==> flow/design.v <==
`timescale 1ns/1ps
module solution (
    input clk,
    input rst,
    input row_valid,
    input [281:0] row_data,
    output reg [63:0] splitters_hit,
    output reg done
);
    localparam WIDTH = 141;
    localparam HEIGHT = 142;
    localparam ROW_BITS = 282;
    reg [31:0] y;
    reg [WIDTH-1:0] active_mask;
    reg [ROW_BITS-1:0] current_row_data;
    wire [WIDTH-1:0] next_active;
    wire [15:0]      row_hit_count;  
    genvar i;
    wire [WIDTH-1:0] effective_active;
    wire [WIDTH-1:0] is_split;
    wire [WIDTH-1:0] beam_throwing_left;  
    wire [WIDTH-1:0] beam_throwing_right;  
    wire [WIDTH-1:0] beam_passing_down;    
    generate
        for (i=0; i<WIDTH; i=i+1) begin : cells
            wire [1:0] code = current_row_data[2*i+1 : 2*i];
            assign is_split[i] = (code == 2'd1);
            wire is_source = (code == 2'd2);
            assign effective_active[i] = active_mask[i] | is_source;
            assign beam_throwing_left[i]  = effective_active[i] & is_split[i];
            assign beam_throwing_right[i] = effective_active[i] & is_split[i];
            assign beam_passing_down[i]   = effective_active[i] & (~is_split[i]);
        end
    endgenerate
    generate
        for (i=0; i<WIDTH; i=i+1) begin : routing
            wire from_left;
            wire from_right;
            wire from_up;
            if (i == 0) assign from_left = 0;
            else assign from_left = beam_throwing_right[i-1];  
            if (i == WIDTH-1) assign from_right = 0;
            else assign from_right = beam_throwing_left[i+1];  
            assign from_up = beam_passing_down[i];
            assign next_active[i] = from_left | from_right | from_up;
        end
    endgenerate
    reg [15:0] pop_count;
    integer k;
    always @(*) begin
        pop_count = 0;
        for (k=0; k<WIDTH; k=k+1) begin
            if (effective_active[k] && is_split[k]) begin
                pop_count = pop_count + 1;
            end
        end
    end
    always @(posedge clk) begin
        if (rst) begin
            y <= 0;
            active_mask <= 0;
            splitters_hit <= 0;
            done <= 0;
        end else begin
            if (!done && row_valid) begin
                splitters_hit <= splitters_hit + pop_count;
                active_mask <= next_active;
                if (y == HEIGHT - 1) begin
                    done <= 1;
                end else begin
                    y <= y + 1;
                end
            end
        end
    end
    always @(*) begin
        current_row_data = row_data;
    end
endmodule
clock: 53.8 ns
lec_check: 0
abc_area: 0
cap_margin: 20
core_margin: 2
core_utilization: 58
setup_slack_margin: 5.0
slew_margin: 20
tns_end_percent: 5
run.sh (not shown) runs the stock make flow with config.mk's settings and CLKGATE_MAP_FILE=.
The first run ran to the end with violations: negative setup slack.
Then changed:
--- a/flow/config.mk
+++ b/flow/config.mk
@@ -8 +8 @@
-export ABC_AREA = 0
+export ABC_AREA = 1
@@ -11,2 +11,2 @@
-export CORE_UTILIZATION = 58
-export SETUP_SLACK_MARGIN = 5.0
+export CORE_UTILIZATION = 37
+export MAX_ROUTING_LAYER = met4
@@ -14 +13,0 @@
-export TNS_END_PERCENT = 5
==> flow/constraint.sdc (replaced) <==
create_clock -name core_clock -period 149.0 [get_ports {clk}]
set_input_delay 29.8000 -clock core_clock [delete_from_list [all_inputs] [get_ports {clk}]]
set_output_delay 29.8000 -clock core_clock [all_outputs]
set_load 0.01 [all_outputs]
The changed run ran to the end with no violations.
Synthesized cell count went up by 34%.
Global-route usage went down by 18 points.
Routed wire length went down by about 35%.
Cell count went up by 8.5%.
Worst setup slack gets better by 59 ns.
Cell area went down by about 26%.
First-iteration DRC count went down by 66%.
Worst hold slack gets worse by 0.026 ns.
Total power went down by 76%.
Then changed:
--- a/flow/config.mk
+++ b/flow/config.mk
@@ -11,2 +11 @@
-export CORE_UTILIZATION = 37
-export MAX_ROUTING_LAYER = met4
+export CORE_UTILIZATION = 58
@@ -13,0 +13 @@
+export TNS_END_PERCENT = 5
==> flow/constraint.sdc (replaced) <==
create_clock -name core_clock -period 53.8 [get_ports {clk}]
set_input_delay 10.7600 -clock core_clock [delete_from_list [all_inputs] [get_ports {clk}]]
set_output_delay 10.7600 -clock core_clock [all_outputs]
set_load 0.01 [all_outputs]
Result:
- This time the run completed, yet does not pass: negative setup slack
- core utilization goes up by 38 points
- routed wire length rose by 13%
- synthesized cell count stays the same
- total power rose to 3.8 times its value
- combinational power grows to 4.3 times its value
Then changed:
--- a/flow/config.mk
+++ b/flow/config.mk
@@ -8 +8 @@
-export ABC_AREA = 1
+export ABC_AREA = 0
@@ -9,0 +10 @@
+export CORE_ASPECT_RATIO = 0.52
@@ -11 +12,5 @@
-export CORE_UTILIZATION = 58
+export CORE_UTILIZATION = 61
+export CTS_CLUSTER_DIAMETER = 233
+export CTS_CLUSTER_SIZE = 37
+export PLACE_DENSITY_LB_ADDON = 0.13
+export SETUP_SLACK_MARGIN = 5.0
==> flow/constraint.sdc (replaced) <==
create_clock -name core_clock -period 54.4 [get_ports {clk}]
set_input_delay 10.8800 -clock core_clock [delete_from_list [all_inputs] [get_ports {clk}]]
set_output_delay 10.8800 -clock core_clock [all_outputs]
set_load 0.01 [all_outputs]
After rerunning: With this change the flow failed in global routing (5_1_grt); synthesized area rises by about 2.3%; die area falls by 2.6%; synthesized cell count falls by 25%.
Then changed:
==> flow/config.mk (replaced) <==
export PLATFORM = sky130hd
export DESIGN_NAME = solution
export DESIGN_NICKNAME = solution
export VERILOG_FILES = /design/flow/design.v
export SDC_FILE = /design/flow/constraint.sdc
export NUM_CORES = 4
export LEC_CHECK = 0
export CAP_MARGIN = 20
export CORE_MARGIN = 2
export CORE_UTILIZATION = 40
export SLEW_MARGIN = 20
==> flow/constraint.sdc (replaced) <==
create_clock -name core_clock -period 96.9 [get_ports {clk}]
set_input_delay 19.3800 -clock core_clock [delete_from_list [all_inputs] [get_ports {clk}]]
set_output_delay 19.3800 -clock core_clock [all_outputs]
set_load 0.01 [all_outputs]
Now the flow completed without violations. Die area increases by 52%. Synthesized area does not change. Synthesized cell count does not change.

========
## v49
// solution: RTL as listed in full above, without the edits since
==> flow/config.mk <==
export PLATFORM = sky130hd
export DESIGN_NAME = solution
export DESIGN_NICKNAME = solution
export VERILOG_FILES = /design/flow/design.v
export SDC_FILE = /design/flow/constraint.sdc
export NUM_CORES = 4
export LEC_CHECK = 0
export ABC_AREA = 0
export CAP_MARGIN = 20
export CORE_MARGIN = 2
export CORE_UTILIZATION = 58
export CTS_CLUSTER_DIAMETER = 233
export SETUP_SLACK_MARGIN = 5.0
export SLEW_MARGIN = 20
export TNS_END_PERCENT = 5
==> flow/constraint.sdc <==
create_clock -name core_clock -period 53.8 [get_ports {clk}]
set_input_delay 10.7600 -clock core_clock [delete_from_list [all_inputs] [get_ports {clk}]]
set_output_delay 10.7600 -clock core_clock [all_outputs]
set_load 0.01 [all_outputs]
v49: flow complete, layout not clean; failing: setup timing
For v26, these inputs were changed with respect to v49:
# v49
export LEC_CHECK = 0
export ABC_AREA = 0
export CAP_MARGIN = 20
export CORE_MARGIN = 2
export CORE_UTILIZATION = 58
export CTS_CLUSTER_DIAMETER = 233
export SETUP_SLACK_MARGIN = 5.0
export SLEW_MARGIN = 20
export TNS_END_PERCENT = 5
create_clock -name core_clock -period 53.8 [get_ports {clk}]
# v26
export LEC_CHECK = 0
export CAP_MARGIN = 0
export CORE_MARGIN = 2
export CORE_UTILIZATION = 72
export MAX_ROUTING_LAYER = met4
export SLEW_MARGIN = 20
create_clock -name core_clock -period 49.8 [get_ports {clk}]
[summary]
v26: DPL-0038 in detailed placement -> run aborted. As far as cell area after synthesis goes, v49 and v26 are indistinguishable; the numbers are identical. v26 vs. v49: starting utilization of the core area went up by 14 points. v26 vs v49 — die extent in x dropped by more than 10%. Going from v49 to v26, die area has decreased, synthesized cell count about even, placement row count now sits lower, area of the core has decreased. Re floorplan die height: v26 is 10% down on v49.
Here is what was changed in the inputs of v23 compared with v26.
# v26
export LEC_CHECK = 0
export CAP_MARGIN = 0
export CORE_MARGIN = 2
export CORE_UTILIZATION = 72
export MAX_ROUTING_LAYER = met4
export SLEW_MARGIN = 20
create_clock -name core_clock -period 49.8 [get_ports {clk}]
# v23
export LEC_CHECK = 0
export ABC_AREA = 1
export CAP_MARGIN = 20
export CORE_MARGIN = 2
export CORE_UTILIZATION = 58
export CTS_CLUSTER_DIAMETER = 247
export SLEW_MARGIN = 20
export TNS_END_PERCENT = 5
create_clock -name core_clock -period 66.9 [get_ports {clk}]
[summary]
- What the final checks of v23 revealed, after a flow that finished every stage, was a layout that fails on setup timing.
- v23 against v26: fraction of the yosys area taken by sequential cells now sits higher; initial core utilization down 14 points.
- Taking v26 as the reference, in v23 die size grew by 0.017 mm2; adder-cell area share of the yosys netlist held steady.
- Total cell area reported by yosys after synthesis in v23 is about 2.2% below v26.
Here is what was changed in the inputs of v29 compared with v23.
# v23
export LEC_CHECK = 0
export ABC_AREA = 1
export CAP_MARGIN = 20
export CORE_MARGIN = 2
export CORE_UTILIZATION = 58
export CTS_CLUSTER_DIAMETER = 247
export SLEW_MARGIN = 20
export TNS_END_PERCENT = 5
create_clock -name core_clock -period 66.9 [get_ports {clk}]
# v29
export LEC_CHECK = 0
export CAP_MARGIN = 20
export CORE_MARGIN = 2
export CORE_UTILIZATION = 17
export SLEW_MARGIN = 20
create_clock -name core_clock -period 96.9 [get_ports {clk}]
==> results <==
No stage failed in v29, and the final checks on the layout all came back clean.
[compare] base=v23 new=v29: final instance area lost about 1.7%, post-synthesis adder-cell area fraction shows no meaningful change, critical path depth shows a reduction of 73.
Diff v23 -> v29 | share of final layout cell area taken by non-clock buffers | decrease of 5.3 points
v29 -> v23: final-layout worst hold slack flat
Synthesized area per cell: lower on v23
Modified inputs, v13 compared to v29
# v29
export LEC_CHECK = 0
export CAP_MARGIN = 20
export CORE_MARGIN = 2
export CORE_UTILIZATION = 17
export SLEW_MARGIN = 20
create_clock -name core_clock -period 96.9 [get_ports {clk}]
# v13
export LEC_CHECK = 0
export ABC_AREA = 1
export CAP_MARGIN = 20
export CORE_MARGIN = 2
export CORE_UTILIZATION = 70
export PLACE_DENSITY = 0.66
export SETUP_SLACK_MARGIN = 3.12
export SLEW_MARGIN = 20
export TNS_END_PERCENT = 5
create_clock -name core_clock -period 85.8 [get_ports {clk}]
==> results <==
v13 finished all stages; layout check result: FAIL, due to setup timing.
Sort v13 and v29 by count of cells along the worst register-to-register path desc -> top: v13
Timing endpoint of the critical path = splitters_hit[53]: v29; timing endpoint of the critical path = splitters_hit[61]: v13
Compared to v29, the routing of v13 uses less wire.
v13 vs v29 — inserted tap cell count dropped 3476.
Input changes introduced in v32 (baseline for comparison: v13):
# v13
export LEC_CHECK = 0
export ABC_AREA = 1
export CAP_MARGIN = 20
export CORE_MARGIN = 2
export CORE_UTILIZATION = 70
export PLACE_DENSITY = 0.66
export SETUP_SLACK_MARGIN = 3.12
export SLEW_MARGIN = 20
export TNS_END_PERCENT = 5
create_clock -name core_clock -period 85.8 [get_ports {clk}]
# v32
export LEC_CHECK = 0
export ABC_AREA = 1
export CAP_MARGIN = 20
export CORE_MARGIN = 2
export CORE_UTILIZATION = 58
export CTS_CLUSTER_DIAMETER = 247
export SETUP_SLACK_MARGIN = 2.1
export SLEW_MARGIN = 20
export TNS_END_PERCENT = 5
create_clock -name core_clock -period 53.8 [get_ports {clk}]
==> results <==
None of the runs v13 and v32 ends with a clean layout. The final report for v13 shows a completed flow and a layout that fails verification, specifically setup timing. Relative to v13, the register-to-register setup slack of v32 is lower by 28820 ps. Die height (v32 over v13): increase, about 10%. Relative to v13, utilization decreased by 6.0 points in v32. Comparing v13 and v32, the higher sequential share of layout area is on v13. Looking at sequential power across v13 and v32, the one that comes out higher is v32. The higher die width of v13 and v32 is in v32. Summary: post-place setup slack, v32 worse than v13.
Power is estimated from default activity; no workload was simulated.
